==> job 1604: inputs <==
Design k580vm80a, start of the top module:
module k580vm80a
(
   input         pin_clk,        
   input         pin_f1,         
   input         pin_f2,         
   input         pin_reset,      
   output [15:0] pin_a,          
   output  [7:0] pin_dout,       
   input   [7:0] pin_din,        
   output        pin_aena,       
   output        pin_dena,       
   input         pin_hold,      
   output        pin_hlda,      
   input         pin_ready,     
   output        pin_wait,      
   input         pin_int,       
   output        pin_inte,      
   output        pin_sync,      
   output        pin_dbin,      
   output        pin_wr_n
);
Settings: LEC_CHECK=0, ABC_AREA=1, CAP_MARGIN=35, CELL_PAD_IN_SITES_DETAIL_PLACEMENT=0, CELL_PAD_IN_SITES_GLOBAL_PLACEMENT=3, CORE_MARGIN=9, CORE_UTILIZATION=25, CTS_CLUSTER_DIAMETER=40, CTS_CLUSTER_SIZE=11, GPL_ROUTABILITY_DRIVEN=0, GPL_TIMING_DRIVEN=1, MAX_ROUTING_LAYER=met5, PLACE_DENSITY_LB_ADDON=0.21, SETUP_SLACK_MARGIN=0.71, SLEW_MARGIN=20, TNS_END_PERCENT=15; clock period 5.18 ns.
run.sh (not shown) runs the stock make flow with config.mk's settings and CLKGATE_MAP_FILE=.
==> inputs of job 6925, as changes to job 1604 <==
- CAP_MARGIN: 35 -> 20
- CELL_PAD_IN_SITES_GLOBAL_PLACEMENT: 3 -> 0
- CORE_MARGIN: 9 -> 2
- CORE_UTILIZATION: 25 -> 66
- CTS_CLUSTER_DIAMETER: 40 -> unset
- CTS_CLUSTER_SIZE: 11 -> 74
- GPL_ROUTABILITY_DRIVEN: 0 -> 1
- PLACE_DENSITY_LB_ADDON: 0.21 -> unset
- SETUP_SLACK_MARGIN: 0.71 -> unset
- SLEW_MARGIN: 20 -> 30
- TNS_END_PERCENT: 15 -> unset
==> flow/constraint.sdc (replaced) <==
create_clock -name core_clock -period 3.6 [get_ports {pin_clk}]
set_input_delay 0.7200 -clock core_clock [delete_from_list [all_inputs] [get_ports {pin_clk}]]
set_output_delay 0.7200 -clock core_clock [all_outputs]
set_load 0.01 [all_outputs]
==> inputs of job 170, as changes to job 1604 <==
- ABC_AREA: 1 -> unset
- CTS_CLUSTER_SIZE: 11 -> unset
- GPL_ROUTABILITY_DRIVEN: 0 -> 1
- SETUP_SLACK_MARGIN: 0.71 -> 0.52
- SLEW_MARGIN: 20 -> 10
==> results <==
Job 6925 reached the layout checks and failed them: negative setup slack. Job 1604 finished clean. Job 170 passed the timing, design-rule and antenna checks.
Flip-flop count is the same in job 1604 and job 6925.
Non-clock buffer count: job 6925 is higher than job 1604 (160).
Die size, highest first: job 170, job 1604, job 6925.
Of job 170 and job 6925, job 170 has the higher clock-buffer cell count (gap 21).
Via count: job 6925 is larger than job 170 (about 13%).

---

==> inputs of v6 <==
Starting RTL as in the previous note.
export LEC_CHECK = 0
export ABC_AREA = 1
export CAP_MARGIN = 20
export CORE_MARGIN = 2
export CORE_UTILIZATION = 72
export CTS_CLUSTER_DIAMETER = 360
export CTS_CLUSTER_SIZE = 14
export PLACE_DENSITY_LB_ADDON = 0.08
export SLEW_MARGIN = 20
create_clock -name core_clock -period 3.9 [get_ports {pin_clk}]
==> v28: changes against v6 <==
Settings changed: CORE_UTILIZATION 72 to 66, CTS_CLUSTER_DIAMETER 360 to not set, CTS_CLUSTER_SIZE 14 to 29, PLACE_DENSITY_LB_ADDON 0.08 to not set, SETUP_SLACK_MARGIN set to 0.76.
==> flow/constraint.sdc (replaced) <==
create_clock -name core_clock -period 3.78 [get_ports {pin_clk}]
set_input_delay 0.7560 -clock core_clock [delete_from_list [all_inputs] [get_ports {pin_clk}]]
set_output_delay 0.7560 -clock core_clock [all_outputs]
set_load 0.01 [all_outputs]
==> v5: changes against v6 <==
Settings changed: CORE_UTILIZATION 72 to 40, CTS_CLUSTER_DIAMETER 360 to not set, CTS_CLUSTER_SIZE 14 to not set, MAX_ROUTING_LAYER set to met4, PLACE_DENSITY_LB_ADDON 0.08 to not set.
==> flow/constraint.sdc (replaced) <==
create_clock -name core_clock -period 8.0 [get_ports {pin_clk}]
set_input_delay 1.6000 -clock core_clock [delete_from_list [all_inputs] [get_ports {pin_clk}]]
set_output_delay 1.6000 -clock core_clock [all_outputs]
set_load 0.01 [all_outputs]
==> v33: changes against v6 <==
Settings changed: ABC_AREA 1 to not set, CORE_UTILIZATION 72 to 17, CTS_CLUSTER_DIAMETER 360 to not set, CTS_CLUSTER_SIZE 14 to not set, PLACE_DENSITY_LB_ADDON 0.08 to not set.
==> flow/constraint.sdc (replaced) <==
create_clock -name core_clock -period 6.48 [get_ports {pin_clk}]
set_input_delay 1.2960 -clock core_clock [delete_from_list [all_inputs] [get_ports {pin_clk}]]
set_output_delay 1.2960 -clock core_clock [all_outputs]
set_load 0.01 [all_outputs]
==> out/qor.txt <==
Run status: no timing/DRC/antenna violations
Chip area: 85,240 µm²
Post-Syn Instances: 1,319
Floorplan core density: 17.17%
Die width: 292.0 µm
FA/HA/MAJ Cells, Area Fraction: 2.148%
Syn_nets: 1,357
Post-synth seq share: 53.39%
Complex Gates by Area: 21.65%
Mean Syn Cell Area: 10.69 µm²
Die height: 292.0 µm
Source of the figures above: v33

==> out/qor.txt <==
Complex Gates by Area: 12.79%
Chip area: 34,350 µm²
Final net count: 1,458
Clock latency (worst-skew pair): 0.57 ns
Run status: no timing/DRC/antenna violations
Initial DRT Pass Iterations: 6
CP startpoint: i[2]$_DFFE_PP_
Die height: 185.4 µm
Final Power: 3.442 mW
Post-Syn Instances: 1,364
Worst hold path type: flop to flop
Syn_nets: 1,402
Diodes inserted: 0
Floorplan core density: 40.54%
RSZ-0062 raised after global routing: false
Post-synth seq share: 57.22%
FA/HA/MAJ Cells, Area Fraction: 2.302%
Die width: 185.4 µm
Source of the figures above: v5

==> out/qor.txt <==
Run status: aborted with a tool error
Stopped at: global routing (5_1_grt)
Syn_nets: 1,402
Post-synth seq share: 57.22%
FA/HA/MAJ Cells, Area Fraction: 2.302%
Die height: 139.2 µm
Die width: 139.2 µm
Post-Syn Instances: 1,364
Complex Gates by Area: 12.79%
Chip area: 19,370 µm²
Floorplan core density: 73.23%
Source of the figures above: v6

==> out/qor.txt <==
Setup ws final: -0.6390 ns
Floorplan core density: 67.37%
Final setup viols: 133
Peak supply drop: 0.5799 mV
WL per Instance: 31.99 µm
Run status: finished with violations
Fail Reasons: setup timing
HP Start: tw$_DFFE_PP_
Post-synth seq share: 57.22%
Complex Gates by Area: 12.79%
Chip area: 21,080 µm²
YS warnings: 1
Syn_nets: 1,402
Die width: 145.2 µm
R2R depth: 19
Die height: 145.2 µm
Mean Syn Cell Area: 9.645 µm²
Source of the figures above: v28

No activity file was given, so power comes from the tool's default toggle rates.
